run a:
==> flow/design.v <==
`timescale 1ns / 1ps
module cordic_sin_cos
(
    input clk,
    input reset_n,
    input i_call,
    input [31:0] i_data,
    output o_done,
    output [31:0] o_cos,
    output [31:0] o_sin
);
cordic_sin_cos_core u_sin_cos (
    .clk     ( clk ),
    .reset_n ( reset_n ),
    .i_call  ( i_call ),
    .i_data  ( i_data ),
    .o_done  ( o_done ),
    .o_cos   ( o_cos ),
    .o_sin   ( o_sin )
);
endmodule
module cordic_sin_cos_core(
    clk,
    reset_n,
    i_call,
    i_data,
    o_done,
    o_cos,
    o_sin
);
     input clk;
     input reset_n;
	 input i_call; 
	 input signed [31:0] i_data;
	 output o_done;
	 output signed [31:0] o_cos;
	 output signed [31:0] o_sin;	 
	 function [31:0] atan;
	    input [3:0] idx;
	    case( idx )
	       4'd0: atan = 32'd2949120;  4'd1: atan = 32'd1740992;  4'd2: atan = 32'd919872;  4'd3: atan = 32'd466944;
	       4'd4: atan = 32'd234368;   4'd5: atan = 32'd117312;   4'd6: atan = 32'd58688;   4'd7: atan = 32'd29312;
	       4'd8: atan = 32'd14656;    4'd9: atan = 32'd7360;     4'd10: atan = 32'd3648;   4'd11: atan = 32'd1856;
	       4'd12: atan = 32'd896;     4'd13: atan = 32'd448;     4'd14: atan = 32'd256;    default: atan = 32'd128;
	    endcase
	 endfunction
	 reg signed [31:0]x,y,tx,ty,deg,rcos,rsin;
	 reg [7:0]i,seg;
	 reg isdone,isnegcos,isnegsin,isswap;
	 always @ ( posedge clk or negedge reset_n )
	 if( !reset_n )
	 begin
	    { x,y,deg,rcos,rsin } <= { 32'd0,32'd0,32'd0,32'd0,32'd0};
		i <= 8'd0;
		{ isdone,isnegcos,isnegsin,isswap } <= { 1'b0,1'b0,1'b0,1'b0 };
	 end
	 else if( i_call )
	 case( i )       
  	    0:
		begin
		   seg = i_data / 90;
		   if( seg == 0 ) 
		   begin 
		   	  deg <= i_data; 
		   	  isnegcos <= 0; 
		   	  isnegsin <= 0; 
		   	  isswap <= 0; 
		   end
		   else if( seg == 1 ) 
		   begin 
		   	  deg <= i_data - 90; 
		   	  isnegcos <= 1; 
		   	  isnegsin <= 0; 
		   	  isswap <= 1; 
		   end
		   else if( seg == 2 ) 
		   begin 
		   	  deg <= i_data - 180; 
		   	  isnegcos <= 1; 
		   	  isnegsin <= 1; 
		   	  isswap <= 0; 
		   end
		   else if( seg == 3 ) 
		   begin 
		   	  deg <= i_data - 270; 
		   	  isnegcos <= 0; 
		   	  isnegsin <= 1; 
		   	  isswap <= 1;  
		   end 
		   i <= i + 1'b1;
	    end		 
		1:
		begin 
		   x <= 32'd39797; 
		   y <= 32'd0; 
		   deg <= deg << 16; 
		   i <= i + 1'b1; 
		end					 
		2,3,4,5,6,7,8,9,10,11,12,13,14,15,16,17:
		if( deg > 0 )
		begin
		   ty = y >>> i-2;
		   tx = x >>> i-2;
		   x <= x - ty;
		   y <= y + tx;
		   deg <= deg - atan(i-2);
		   i <= i + 1'b1;
		end
		else
		begin
		   ty = y >>> i-2;
		   tx = x >>> i-2;
		   x <= x + ty ;
		   y <= y - tx ;
		   deg <= deg + atan(i-2);
		   i <= i + 1'b1;
		end
		18:
		begin 
		   {rcos,rsin} <= isswap ? { y,x } : { x,y }; 
		   i <= i + 1'b1; 
		end			
		19:
		begin 
		   isdone <= 1'b1; 
		   i <= i + 1'b1; 
		end		
		20:
		begin 
		   isdone <= 1'b0; 
		   i <= 8'd0; 
		end		   
	 endcase
	 assign o_done = isdone;
	 assign o_cos = isnegcos ? -(rcos) : rcos;
	 assign o_sin = isnegsin ? -(rsin) : rsin;
endmodule
Settings: LEC_CHECK=0, ABC_AREA=1, CAP_MARGIN=0, CORE_MARGIN=2, CORE_UTILIZATION=72, CTS_CLUSTER_SIZE=11, PLACE_DENSITY=0.43, SLEW_MARGIN=20, TNS_END_PERCENT=10; clock period 16.2 ns.
run.sh (not shown) runs the stock make flow with config.mk's settings and CLKGATE_MAP_FILE=.
Ran to the end and failed final checks on setup timing: run a.
Modified inputs, run b compared to run a
- CTS_CLUSTER_DIAMETER newly set to 400
- CTS_CLUSTER_SIZE changed from 11 to 98
- CAP_MARGIN changed from 0 to 40
- CORE_ASPECT_RATIO newly set to 0.5
--- outcome ---
Run b is listed as incomplete: the tool reported an error in global routing (5_1_grt) and the run ended there. Taking run a as the reference, in run b setup slack after placement moved up; HPWL reported at the end of detailed placement moved up; last weighted congestion value of the routability-driven placer moved down. Run a → run b: cell count after placement closely matched the old numbers; post-cts hold buffer count held; yosys stat chip area did not really move; synthesized area held steady. From run b to run a, fraction of synthesized cell area in xor and xnor cells did not move at all.

Starts from the design.v that is shown in full above.
clock: 20.1 ns
lec_check: 0
abc_area: 1
cap_margin: 5
cell_pad_in_sites_detail_placement: 0
core_margin: 2
core_utilization: 72
cts_cluster_size: 88
gpl_timing_driven: 1
hold_slack_margin: 0.03
max_routing_layer: met4
place_density: 0.66
setup_slack_margin: -1.21
slew_margin: 20
The starting point aborted during global routing (5_1_grt).
Next try:
CAP_MARGIN = 20   (was 5)
CORE_UTILIZATION = 58   (was 72)
MAX_ROUTING_LAYER = not set   (was met4)
PLACE_DENSITY = not set   (was 0.66)
PLACE_DENSITY_LB_ADDON = 0.11   (was not set)
SETUP_SLACK_MARGIN = -1.25   (was -1.21)
clock period = 17.5 ns   (was 20.1 ns; I/O delays follow)
With this change the flow completed and failed the layout checks on setup timing.
Die area came out higher by 24%.
Area after synthesis stays the same.
Synthesized cell count is unchanged.
Next try:
CELL_PAD_IN_SITES_DETAIL_PLACEMENT = not set   (was 0)
CTS_CLUSTER_DIAMETER = 381   (was not set)
CTS_CLUSTER_SIZE = not set   (was 88)
GPL_TIMING_DRIVEN = not set   (was 1)
HOLD_SLACK_MARGIN = not set   (was 0.03)
PLACE_DENSITY_LB_ADDON = not set   (was 0.11)
SETUP_SLACK_MARGIN = not set   (was -1.25)
TNS_END_PERCENT = 5   (was not set)
clock period = 16.2 ns   (was 17.5 ns; I/O delays follow)
The new run reached the layout checks and failed them: setup timing.
Cell count came out lower by 1.8%.
Final area came out lower by 7.1%.
Synthesized cell count stays the same.
Count of clock-buffer cells in the layout came out lower by 2.
Hold slack is about the same.
Critical path depth came out lower by 1.
Clock skew came out lower by 0.0033 ns.
Routed wire length came out lower by 5.9%.
Area after synthesis stays the same.
First-iteration DRC count came out lower by 3.7%.
Next try:
ABC_AREA = not set   (was 1)
CORE_UTILIZATION = 40   (was 58)
CTS_CLUSTER_DIAMETER = not set   (was 381)
TNS_END_PERCENT = not set   (was 5)
clock period = 30.0 ns   (was 16.2 ns; I/O delays follow)
- The new run completed with no timing, DRC or antenna violations
- final area shrinks by about 6%
- worst setup slack improves by 5.1 ns
- global-route usage shrinks by 11 points
- routed wire length grows by about 1.4%
- die area grows by 43%
- synthesized area shrinks by 0.84%
- cell count shrinks by about 13%
- core utilization shrinks by 24 points
- synthesized cell count shrinks by 14%
- sequential share of layout area grows by 0.88 points
Next try:
CORE_UTILIZATION = 36   (was 40)
clock period = 32.6 ns   (was 30.0 ns; I/O delays follow)
After rerunning: Core utilization decreases by 4.8 points. Die size went up by 11%.
Next try:
ABC_AREA = 1   (was not set)
CORE_UTILIZATION = 71   (was 36)
CTS_CLUSTER_DIAMETER = 369   (was not set)
CTS_CLUSTER_SIZE = 95   (was not set)
PLACE_DENSITY = 0.38   (was not set)
clock period = 12.8 ns   (was 32.6 ns; I/O delays follow)
=> With this change the flow failed in global routing (5_1_grt), error GRT-0232. Synthesized area is higher by 0.84%. Die area is lower by 48%. Synthesized cell count is higher by 16%.

## try-amber
Starts from the design.v that is shown in full above.
clock: 15.8 ns
lec_check: 0
abc_area: 1
cap_margin: 20
cell_pad_in_sites_detail_placement: 0
core_margin: 2
core_utilization: 72
cts_cluster_size: 14
gpl_timing_driven: 1
hold_slack_margin: 0.3
place_density_lb_addon: 0.11
setup_slack_margin: 0.45
slew_margin: 20
try-amber got as far as 5_1_grt, where a tool error ended the run.
Modified inputs, try-nickel compared to try-amber
--- a/flow/config.mk
+++ b/flow/config.mk
@@ -10,9 +10,9 @@
 export CELL_PAD_IN_SITES_DETAIL_PLACEMENT = 0
 export CORE_MARGIN = 2
-export CORE_UTILIZATION = 72
+export CORE_UTILIZATION = 51
 export CTS_CLUSTER_SIZE = 14
 export GPL_TIMING_DRIVEN = 1
-export HOLD_SLACK_MARGIN = 0.3
+export HOLD_SLACK_MARGIN = 0.03
 export PLACE_DENSITY_LB_ADDON = 0.11
-export SETUP_SLACK_MARGIN = 0.45
+export SETUP_SLACK_MARGIN = 4.09
 export SLEW_MARGIN = 20
### Flow results
Although it ran to completion, try-nickel produced a layout that fails the final checks because of setup timing. Comparing try-amber and try-nickel, the lower placer congestion estimate was measured on try-nickel. Summary of try-nickel over try-amber: number of synthesized register bits barely changed, post-DP HPWL dropped about 1.3%. Die height: higher on try-nickel. Floorplan check, try-nickel vs try-amber: die outline larger in try-nickel.
Setup changes, try-nickel to try-zinc
--- a/flow/config.mk
+++ b/flow/config.mk
@@ -10,9 +10,10 @@
 export CELL_PAD_IN_SITES_DETAIL_PLACEMENT = 0
 export CORE_MARGIN = 2
-export CORE_UTILIZATION = 51
-export CTS_CLUSTER_SIZE = 14
+export CORE_UTILIZATION = 72
+export CTS_CLUSTER_SIZE = 88
 export GPL_TIMING_DRIVEN = 1
 export HOLD_SLACK_MARGIN = 0.03
+export MAX_ROUTING_LAYER = met4
 export PLACE_DENSITY_LB_ADDON = 0.11
-export SETUP_SLACK_MARGIN = 4.09
+export SETUP_SLACK_MARGIN = 2.21
 export SLEW_MARGIN = 20
==> flow/constraint.sdc <==
create_clock -name core_clock -period 22.8 [get_ports {clk}]
set_input_delay 4.5600 -clock core_clock [delete_from_list [all_inputs] [get_ports {clk}]]
set_output_delay 4.5600 -clock core_clock [all_outputs]
set_load 0.01 [all_outputs]
[summary]
5_1_grt: try-zinc exited with error. Comparing try-nickel and try-zinc, the higher placed cell area is on try-nickel. Max y dimension of the die across try-nickel and try-zinc: try-nickel. Placement-stage worst setup slack: try-zinc > try-nickel. Number of instances in the placed design: try-nickel and try-zinc compared, higher one is try-nickel. Going from try-nickel to try-zinc, total core area now sits lower; total half-perimeter wirelength after legalization and detailed placement now sits lower; number of distinct library cell variants in the gate-level netlist after synthesis now sits at about the same level. On area of the die, try-zinc does better than try-nickel. Post-synthesis simple-gate area fraction: try-zinc vs try-nickel identical. try-zinc vs try-nickel — pre-placement core utilization rose 22 points.
Input-level comparison between try-willow and try-zinc:
--- a/flow/config.mk
+++ b/flow/config.mk
@@ -6,14 +6,13 @@
 export NUM_CORES = 4
 export LEC_CHECK = 0
-export ABC_AREA = 1
+export ABC_AREA = 0
 export CAP_MARGIN = 20
 export CELL_PAD_IN_SITES_DETAIL_PLACEMENT = 0
 export CORE_MARGIN = 2
-export CORE_UTILIZATION = 72
-export CTS_CLUSTER_SIZE = 88
+export CORE_UTILIZATION = 51
+export CTS_CLUSTER_SIZE = 14
 export GPL_TIMING_DRIVEN = 1
 export HOLD_SLACK_MARGIN = 0.03
-export MAX_ROUTING_LAYER = met4
 export PLACE_DENSITY_LB_ADDON = 0.11
-export SETUP_SLACK_MARGIN = 2.21
+export SETUP_SLACK_MARGIN = 0.98
 export SLEW_MARGIN = 20
==> flow/constraint.sdc <==
create_clock -name core_clock -period 26.4 [get_ports {clk}]
set_input_delay 5.2800 -clock core_clock [delete_from_list [all_inputs] [get_ports {clk}]]
set_output_delay 5.2800 -clock core_clock [all_outputs]
set_load 0.01 [all_outputs]
Findings:
- try-willow ran to completion and came out clean on the timing, DRC and antenna checks.
- The floorplan core area of try-willow exceeds that of try-zinc by 41%.
- try-willow vs. try-zinc: last weighted congestion value of the routability-driven placer fell by 0.11; sequential share of the synthesized area stayed essentially flat; number of standard cells after synthesis fell by about 14%; number of placed instances with taps included fell by 4.8%.
- Re total cell area reported by yosys after synthesis: try-zinc was higher than try-willow.
- Between try-zinc and try-willow, netlist area before placement decreased.

== v26 ==
Starts from the design.v that is shown in full above.
==> flow/config.mk <==
export PLATFORM = sky130hd
export DESIGN_NAME = cordic_sin_cos
export DESIGN_NICKNAME = cordic_sin_cos
export VERILOG_FILES = /design/flow/design.v
export SDC_FILE = /design/flow/constraint.sdc
export NUM_CORES = 4
export LEC_CHECK = 0
export CAP_MARGIN = 20
export CELL_PAD_IN_SITES_DETAIL_PLACEMENT = 1
export CORE_ASPECT_RATIO = 1.8
export CORE_MARGIN = 2
export CORE_UTILIZATION = 65
export CTS_CLUSTER_SIZE = 26
export GPL_ROUTABILITY_DRIVEN = 1
export GPL_TIMING_DRIVEN = 0
export MIN_ROUTING_LAYER = met1
export PLACE_DENSITY_LB_ADDON = 0.11
export SLEW_MARGIN = 15
export TNS_END_PERCENT = 55
==> flow/constraint.sdc <==
create_clock -name core_clock -period 30.0 [get_ports {clk}]
set_input_delay 6.0000 -clock core_clock [delete_from_list [all_inputs] [get_ports {clk}]]
set_output_delay 6.0000 -clock core_clock [all_outputs]
set_load 0.01 [all_outputs]
In the summary table, v26 is marked failed, with error DPL-0033 raised in 3_5_place_dp.
> inputs changed (v26 -> v57)
Settings: GPL_TIMING_DRIVEN removed (was 0); PLACE_DENSITY newly set to 0.46; PLACE_DENSITY_LB_ADDON removed (was 0.11); CORE_ASPECT_RATIO changed from 1.8 to 1.34; MIN_ROUTING_LAYER changed from met1 to met2; HOLD_SLACK_MARGIN newly set to 0.09; GPL_ROUTABILITY_DRIVEN changed from 1 to 0.
==> comparison <==
Run status, v26: aborted in 3_5_place_dp, error DPL-0033
For v57, the flow was terminated by a tool error in 4_1_cts and produced no final design.
Floorplan net count: v57 vs v26 identical
Between v26 and v57, the placeable core area does not differ in any meaningful way.
Looking only at number of buffers added on ports, and setting everything else aside, the higher value of v57 and v26 goes to v57.
Note that the die width recorded for v57 amounts to 1.15 times the value seen in v26.
Comparing v26 against v57, there is no change at all in post-synth tally of flip-flops with integrated enable.
Floorplan core density across v57 and v26: no real change.
As far as die area is concerned, v57 and v26 perform about the same.
Edits applied to the flow inputs when going from v57 to v40:
Settings: setting ABC_AREA to 1 for the first time; removing CELL_PAD_IN_SITES_DETAIL_PLACEMENT (formerly 1); removing GPL_ROUTABILITY_DRIVEN (formerly 0); removing PLACE_DENSITY (formerly 0.46); setting MAX_ROUTING_LAYER to met4 for the first time; removing HOLD_SLACK_MARGIN (formerly 0.09); changing CORE_UTILIZATION from 65 to 58; removing CTS_CLUSTER_SIZE (formerly 26); changing SLEW_MARGIN from 15 to 20; removing CORE_ASPECT_RATIO (formerly 1.34); removing TNS_END_PERCENT (formerly 55); removing MIN_ROUTING_LAYER (formerly met2); setting CTS_CLUSTER_DIAMETER to 378 for the first time; changing the clock period (ns, I/O delays scaled along) from 30.0 to 23.3.
Results
v40 was carried through to the last stage, and its layout satisfied the timing, DRC and antenna checks. In v40 relative to v57, width of the chip had gone up by more than 10%. Run comparison: v57 dominant kind of combinational cell AND-OR/OR-AND gates; v40 dominant kind of combinational cell simple AND/OR/NAND/NOR gates. The number of cells in the yosys synthesis report reported for v40 is greater than that of v57 by about 16%. [compare] base=v57 new=v40: area figure in the yosys stat output rose by 0.84%, post-synthesis share of cell area spent on xor and xnor gates fell by 3.3 points, instance area at placement rose by 0.41%. Height of the die for v40: 20 microns down relative to v57.
The following lists how v22 was set up differently from v40:
Settings: CTS_CLUSTER_SIZE now 49, previously not set; CTS_CLUSTER_DIAMETER no longer set, was 378; HOLD_SLACK_MARGIN now -0.09, previously not set; ABC_AREA no longer set, was 1; CORE_UTILIZATION now 72, was 58; SETUP_SLACK_MARGIN now -1.16, previously not set; PLACE_DENSITY now 0.73, previously not set; the clock period (ns, I/O delays scaled along) now 15.7, was 23.3.
--- outcome ---
Status: v22 FAILED at 5_1_grt (tool error)
Yosys synthesis chip area was lower in v22 than in v40.
The floorplan row count in v22 sits 9 below the value recorded for v40.
v40 → v22: setup slack after placement moved down, final weighted congestion of routability-driven global placement moved up.
The final reports for v22 and v40 show count of unique library cells instantiated by Yosys higher in the former.
Re count of instantiated cells in the yosys netlist: v40 was higher than v22.
On v22: synthesized area divided by synthesized cell count is 0.93 sq um higher than what v40 gave.
v22 against v40; synthesized cell count is down by more than 10%.
Comparing v22 against v40, there is no change at all in maximum clock path buffer count.
Of v22 and v40, the run reporting the lower post-synthesis share of cell area spent on xor and xnor gates was v40.
Post-cts gate resize count in v22 vs v40: up 132
The inputs of v15 differ from those of v22 as listed below.
Settings: HOLD_SLACK_MARGIN no longer set, was -0.09; CTS_CLUSTER_SIZE no longer set, was 49; SETUP_SLACK_MARGIN no longer set, was -1.16; PLACE_DENSITY no longer set, was 0.73; CORE_UTILIZATION now 22, was 72; MAX_ROUTING_LAYER no longer set, was met4; the clock period (ns, I/O delays scaled along) now 37.0, was 15.7.
## What came out
Summary of v15 and v22: one run falls short of a clean finish, namely v22. For proportion of synthesized area in mux cells, v22 and v15 come out practically identical. v15: placed instance count 495 above v22. Compared v15 vs v22, and overall chip area is up in v15. Comparing v15 against v22, there is no change at all in count of port buffers added during placement. [compare] base=v22 new=v15: number of gates resized after CTS fell by 132, weighted congestion at the end of routability-driven global placement fell by about 17%, detailed-placement wirelength estimate fell by about 13%. Note that the die extent in x recorded for v15 amounts to 1.8 times the value seen in v22.
